Design system_bus, start of the top module:
module system_bus
	#(parameter DATA_WIDTH = 8, 
	parameter ADDR_WIDTH = 14, 
	parameter NO_OF_MASTER = 4, 
	parameter NO_OF_SLAVE = 8,
	parameter [NO_OF_SLAVE*ADDR_WIDTH-1:0] SLAVE_BASE_ADDR = {14'd10, 14'd20, 14'd30, 14'd40, 14'd50, 14'd60, 14'd70, 14'd80}, 
	parameter [NO_OF_SLAVE*ADDR_WIDTH-1:0] SLAVE_END_ADDR = {14'd19, 14'd29, 14'd39, 14'd49, 14'd59, 14'd69, 14'd79, 14'd89}
	) 
	(
	input clk,
	input reset_n,
	input [ADDR_WIDTH*NO_OF_MASTER-1:0]  addr_avm, 
	output [DATA_WIDTH*NO_OF_MASTER-1:0]  readdata_avm,
	input [DATA_WIDTH*NO_OF_MASTER-1:0]  writedata_avm, 
	input [NO_OF_MASTER-1:0]  readen_avm,
	input [NO_OF_MASTER-1:0]  writeen_avm,
	output [NO_OF_MASTER-1:0]  readvalid_avm,
	output [NO_OF_MASTER-1:0]  writevalid_avm,
	input [NO_OF_MASTER-1:0]  waitrequest_avm,
	input [4*NO_OF_MASTER-1:0]priority_no,
	output [ADDR_WIDTH*NO_OF_SLAVE-1:0]  addr_avs,
	input [DATA_WIDTH*NO_OF_SLAVE-1:0]  readdata_avs,
	output [DATA_WIDTH*NO_OF_SLAVE-1:0]  writedata_avs,
	output [NO_OF_SLAVE-1:0]  readen_avs,
	output [NO_OF_SLAVE-1:0]  writeen_avs,
	input [NO_OF_SLAVE-1:0]  readvalid_avs,
	input [NO_OF_SLAVE-1:0]  writevalid_avs,
	output reg [NO_OF_SLAVE-1:0]  waitrequest_avs
	);
	reg [NO_OF_MASTER-1:0] readen_avm_last, writeen_avm_last, readen_avm_reg, writeen_avm_reg;
	reg [NO_OF_MASTER-1:0]  readvalid_avm_reg, readvalid_avm_reg_out, writevalid_avm_reg_out;
	reg [DATA_WIDTH-1:0]  readdata_avm_reg [NO_OF_MASTER-1:0];
	reg [7:0] readvalid_avs_last, writevalid_avs_last;
	reg [DATA_WIDTH-1:0]  readdata_avs_reg [NO_OF_SLAVE-1:0];
	reg [NO_OF_SLAVE-1:0] readvalid_avs_reg;
	reg [NO_OF_SLAVE-1:0] writevalid_avs_reg;
	wire [NO_OF_SLAVE:0] readvalid_avs_reg_x = {1'b0, readvalid_avs_reg};
	wire [NO_OF_SLAVE:0] writevalid_avs_reg_x = {1'b0, writevalid_avs_reg};
	reg [ADDR_WIDTH-1:0] addr_avs_reg [NO_OF_SLAVE-1:0];
	reg [DATA_WIDTH-1:0]  writedata_avs_reg [NO_OF_SLAVE-1:0];
	reg [NO_OF_SLAVE-1:0]  readen_avs_reg, writeen_avs_reg, readen_avs_reg_out, writeen_avs_reg_out;
	wire [ADDR_WIDTH-1:0] addr_avm_wire [NO_OF_MASTER-1:0];
	wire [DATA_WIDTH-1:0] writedata_avm_wire [NO_OF_MASTER-1:0];
	wire [3:0] priority_wire [NO_OF_MASTER-1:0];
	wire [4*NO_OF_MASTER-1:0] priority_no_with_active;
	reg [7:0] free_slaves;
	reg [3:0] last_state_stage_1_2;
	reg [1:0] master_slave_mux_master;
	reg [7:0] slave_master_demux_slave;
	reg [3:0] counter_s_p_master [NO_OF_MASTER-1:0];
  ...
==> flow/config.mk <==
export PLATFORM = sky130hd
export DESIGN_NAME = system_bus
export DESIGN_NICKNAME = system_bus
export VERILOG_FILES = /design/flow/design.v
export SDC_FILE = /design/flow/constraint.sdc
export NUM_CORES = 4
export LEC_CHECK = 0
export CAP_MARGIN = 20
export CORE_MARGIN = 2
export CORE_UTILIZATION = 61
export SETUP_SLACK_MARGIN = 1.24
export SLEW_MARGIN = 20
==> flow/constraint.sdc <==
create_clock -name core_clock -period 4.87 [get_ports {clk}]
set_input_delay 0.9740 -clock core_clock [delete_from_list [all_inputs] [get_ports {clk}]]
set_output_delay 0.9740 -clock core_clock [all_outputs]
set_load 0.01 [all_outputs]
run.sh (not shown) runs the stock make flow with config.mk's settings and CLKGATE_MAP_FILE=.
Change:
- CORE_UTILIZATION: 61 -> 40
- PLACE_DENSITY: unset -> 0.6
- SETUP_SLACK_MARGIN: 1.24 -> unset
- clock period: 4.87 -> 7.0 ns (I/O delays scaled with it)
- clock power decreases by a quarter to a third
- worst hold slack is worse by 0.018 ns
- via count decreases by roughly a tenth
- non-clock buffer count decreases by 107
- area after synthesis stays the same
- cell count increases by a few percent
- synthesized cell count does not change
- sequential power decreases by a quarter to a third

========
rev 12:
Starting RTL as in the previous note.
Settings: LEC_CHECK=0, ABC_AREA=1, CAP_MARGIN=15, CELL_PAD_IN_SITES_DETAIL_PLACEMENT=1, CELL_PAD_IN_SITES_GLOBAL_PLACEMENT=0, CORE_ASPECT_RATIO=0.61, CORE_MARGIN=4, CORE_UTILIZATION=40, GPL_TIMING_DRIVEN=0, HOLD_SLACK_MARGIN=0.12, MAX_ROUTING_LAYER=met4, MIN_ROUTING_LAYER=met2, SLEW_MARGIN=5; clock period 4.36 ns.
Rev 12 did not make it past global routing, where a tool error ended it.
For rev 13, these inputs were changed with respect to rev 12:
==> flow/config.mk <==
export PLATFORM = sky130hd
export DESIGN_NAME = system_bus
export DESIGN_NICKNAME = system_bus
export VERILOG_FILES = /design/flow/design.v
export SDC_FILE = /design/flow/constraint.sdc
export NUM_CORES = 4
export LEC_CHECK = 0
export CAP_MARGIN = 20
export CORE_MARGIN = 2
export CORE_UTILIZATION = 59
export PLACE_DENSITY = 0.6
export SLEW_MARGIN = 20
==> flow/constraint.sdc <==
create_clock -name core_clock -period 3.74 [get_ports {clk}]
set_input_delay 0.7480 -clock core_clock [delete_from_list [all_inputs] [get_ports {clk}]]
set_output_delay 0.7480 -clock core_clock [all_outputs]
set_load 0.01 [all_outputs]
- Rev 12 and rev 13: one clean run, rev 13; the rest did not finish clean.
- global routing: rev 12 exited with error
- Compared with rev 12, rev 13 shows a higher count of standard-cell rows.
- [rev 13 vs rev 12] floorplan core density: higher in rev 13
- Going from rev 12 to rev 13, detailed placement HPWL -about 30%, die area decreased about 38%, post-placement cell count now sits lower, synthesized cell count -about 18%, routability-driven placement congestion ratio lost 4.6%.
- Rev 13 has synthesis area per yosys below what rev 12 had.

========
run a:
system_bus again, from the RTL that the note above started with.
==> flow/design.v (excerpt) <==
module system_bus
	#(parameter DATA_WIDTH = 8, 
	parameter ADDR_WIDTH = 14, 
	parameter NO_OF_MASTER = 4, 
	parameter NO_OF_SLAVE = 8,
	parameter [NO_OF_SLAVE*ADDR_WIDTH-1:0] SLAVE_BASE_ADDR = {14'd10, 14'd20, 14'd30, 14'd40, 14'd50, 14'd60, 14'd70, 14'd80}, 
	parameter [NO_OF_SLAVE*ADDR_WIDTH-1:0] SLAVE_END_ADDR = {14'd19, 14'd29, 14'd39, 14'd49, 14'd59, 14'd69, 14'd79, 14'd89}
	) 
	(
	input clk,
	input reset_n,
	input [ADDR_WIDTH*NO_OF_MASTER-1:0]  addr_avm, 
	output [DATA_WIDTH*NO_OF_MASTER-1:0]  readdata_avm,
	input [DATA_WIDTH*NO_OF_MASTER-1:0]  writedata_avm, 
	input [NO_OF_MASTER-1:0]  readen_avm,
	input [NO_OF_MASTER-1:0]  writeen_avm,
	output [NO_OF_MASTER-1:0]  readvalid_avm,
	output [NO_OF_MASTER-1:0]  writevalid_avm,
	input [NO_OF_MASTER-1:0]  waitrequest_avm,
	input [4*NO_OF_MASTER-1:0]priority_no,
	output [ADDR_WIDTH*NO_OF_SLAVE-1:0]  addr_avs,
	input [DATA_WIDTH*NO_OF_SLAVE-1:0]  readdata_avs,
	output [DATA_WIDTH*NO_OF_SLAVE-1:0]  writedata_avs,
	output [NO_OF_SLAVE-1:0]  readen_avs,
	output [NO_OF_SLAVE-1:0]  writeen_avs,
	input [NO_OF_SLAVE-1:0]  readvalid_avs,
	input [NO_OF_SLAVE-1:0]  writevalid_avs,
	output reg [NO_OF_SLAVE-1:0]  waitrequest_avs
	);
export LEC_CHECK = 0
export CAP_MARGIN = 25
export CELL_PAD_IN_SITES_DETAIL_PLACEMENT = 0
export CELL_PAD_IN_SITES_GLOBAL_PLACEMENT = 1
export CORE_ASPECT_RATIO = 0.85
export CORE_MARGIN = 4
export CORE_UTILIZATION = 17
export CTS_CLUSTER_SIZE = 72
export HOLD_SLACK_MARGIN = 0.02
export PLACE_DENSITY_LB_ADDON = 0.09
export SETUP_SLACK_MARGIN = 0.03
export SLEW_MARGIN = 15
export TNS_END_PERCENT = 40
create_clock -name core_clock -period 5.33 [get_ports {clk}]
In summary, run a completed successfully, with a layout that passed the timing, DRC and antenna checks.
Inputs modified between run a and run b:
Settings: HOLD_SLACK_MARGIN: 0.02 -> unset; ABC_AREA: unset -> 1; CAP_MARGIN: 25 -> 0; CORE_UTILIZATION: 17 -> 66; CORE_MARGIN: 4 -> 2; PLACE_DENSITY_LB_ADDON: 0.09 -> unset; SETUP_SLACK_MARGIN: 0.03 -> 0.74; CELL_PAD_IN_SITES_GLOBAL_PLACEMENT: 1 -> 0; TNS_END_PERCENT: 40 -> unset; the clock period (ns, I/O delays scaled along): 5.33 -> 2.88.
Findings:
Run b: it failed during global routing (5_1_grt), and the tool reported GRT-0116.
The run showing the greater synthesized area is run b.
For and-or/or-and share of the synthesized area, run b and run a come out practically identical.
Sequential fraction of the synthesis area in run b is 3.0 points lower than in run a
Summary: with run a as the reference, total cell area reported by yosys after synthesis in run b moved up by a few percent.
Relative to run a, post-CTS resize count has gone up in run b.
Of run a and run b, run b shows the higher number of standard cells after synthesis, with run a below it.
~same area share of fa/ha/maj cells after synthesis in run a and run b
Changes observed in run b relative to run a: vertical die size went down about 50%; post-synthesis cell count from yosys went up 727; initial cell density of the core went up 50 points; chip footprint went down 73%.

========
system_bus again, from the RTL that the note above started with.
==> flow/design.v (excerpt) <==
module system_bus
	#(parameter DATA_WIDTH = 8, 
	parameter ADDR_WIDTH = 14, 
	parameter NO_OF_MASTER = 4, 
	parameter NO_OF_SLAVE = 8,
	parameter [NO_OF_SLAVE*ADDR_WIDTH-1:0] SLAVE_BASE_ADDR = {14'd10, 14'd20, 14'd30, 14'd40, 14'd50, 14'd60, 14'd70, 14'd80}, 
	parameter [NO_OF_SLAVE*ADDR_WIDTH-1:0] SLAVE_END_ADDR = {14'd19, 14'd29, 14'd39, 14'd49, 14'd59, 14'd69, 14'd79, 14'd89}
	) 
	(
	input clk,
	input reset_n,
	input [ADDR_WIDTH*NO_OF_MASTER-1:0]  addr_avm, 
	output [DATA_WIDTH*NO_OF_MASTER-1:0]  readdata_avm,
	input [DATA_WIDTH*NO_OF_MASTER-1:0]  writedata_avm, 
	input [NO_OF_MASTER-1:0]  readen_avm,
	input [NO_OF_MASTER-1:0]  writeen_avm,
	output [NO_OF_MASTER-1:0]  readvalid_avm,
	output [NO_OF_MASTER-1:0]  writevalid_avm,
	input [NO_OF_MASTER-1:0]  waitrequest_avm,
	input [4*NO_OF_MASTER-1:0]priority_no,
	output [ADDR_WIDTH*NO_OF_SLAVE-1:0]  addr_avs,
	input [DATA_WIDTH*NO_OF_SLAVE-1:0]  readdata_avs,
	output [DATA_WIDTH*NO_OF_SLAVE-1:0]  writedata_avs,
	output [NO_OF_SLAVE-1:0]  readen_avs,
	output [NO_OF_SLAVE-1:0]  writeen_avs,
	input [NO_OF_SLAVE-1:0]  readvalid_avs,
	input [NO_OF_SLAVE-1:0]  writevalid_avs,
	output reg [NO_OF_SLAVE-1:0]  waitrequest_avs
	);
Settings: LEC_CHECK=0, CAP_MARGIN=20, CORE_MARGIN=2, CORE_UTILIZATION=62, CTS_CLUSTER_SIZE=29, PLACE_DENSITY=0.65, SLEW_MARGIN=30; clock period 3.19 ns.
The first run finished with setup timing left.
==> next run, changes <==
- CORE_UTILIZATION: 62 -> 57
- CTS_CLUSTER_SIZE: 29 -> not set
- PLACE_DENSITY: 0.65 -> not set
- SLEW_MARGIN: 30 -> 20
- clock period: 3.19 -> 3.0 ns (I/O delays scaled with it)
After rerunning: The new run finished with setup timing left. Hold slack gets better by 0.42 ns. Design area rises by 0.33%. Wire length falls by 7.4%. Synthesized area stays the same. Power rises by 4.7%.
==> next run, changes <==
- clock period: 3.0 -> 3.19 ns (I/O delays scaled with it)
What happened: This time the run reached the layout checks and failed them: hold timing, setup timing. Global-route usage increases by 1.7 points. Power came out lower by 1.4%. Critical path depth climbs by 1. Cell area is higher by 1.4%. Worst setup slack improved by 0.15 ns. First-iteration DRC count rises by 6.5%. Clock-buffer cell count goes down by 5.
==> next run, changes <==
- CORE_UTILIZATION: 57 -> 26
- PLACE_DENSITY: not set -> 0.6
- clock period: 3.19 -> 5.19 ns (I/O delays scaled with it)
Now the flow passed the timing, DRC and antenna checks.
Routed wire length is lower by 4.1%.
First-iteration DRC count is lower by 11%.
Utilization is lower by 46 points.
Power is lower by 40%.
Synthesized cell count does not change.
Cell count is higher by 9.7%.
Sequential share of layout area is higher by 2.8 points.
Non-clock buffer count is lower by 396.
Die size is higher by 120%.
Worst setup slack gains 0.92 ns.
Power and IR drop assume default switching activity.
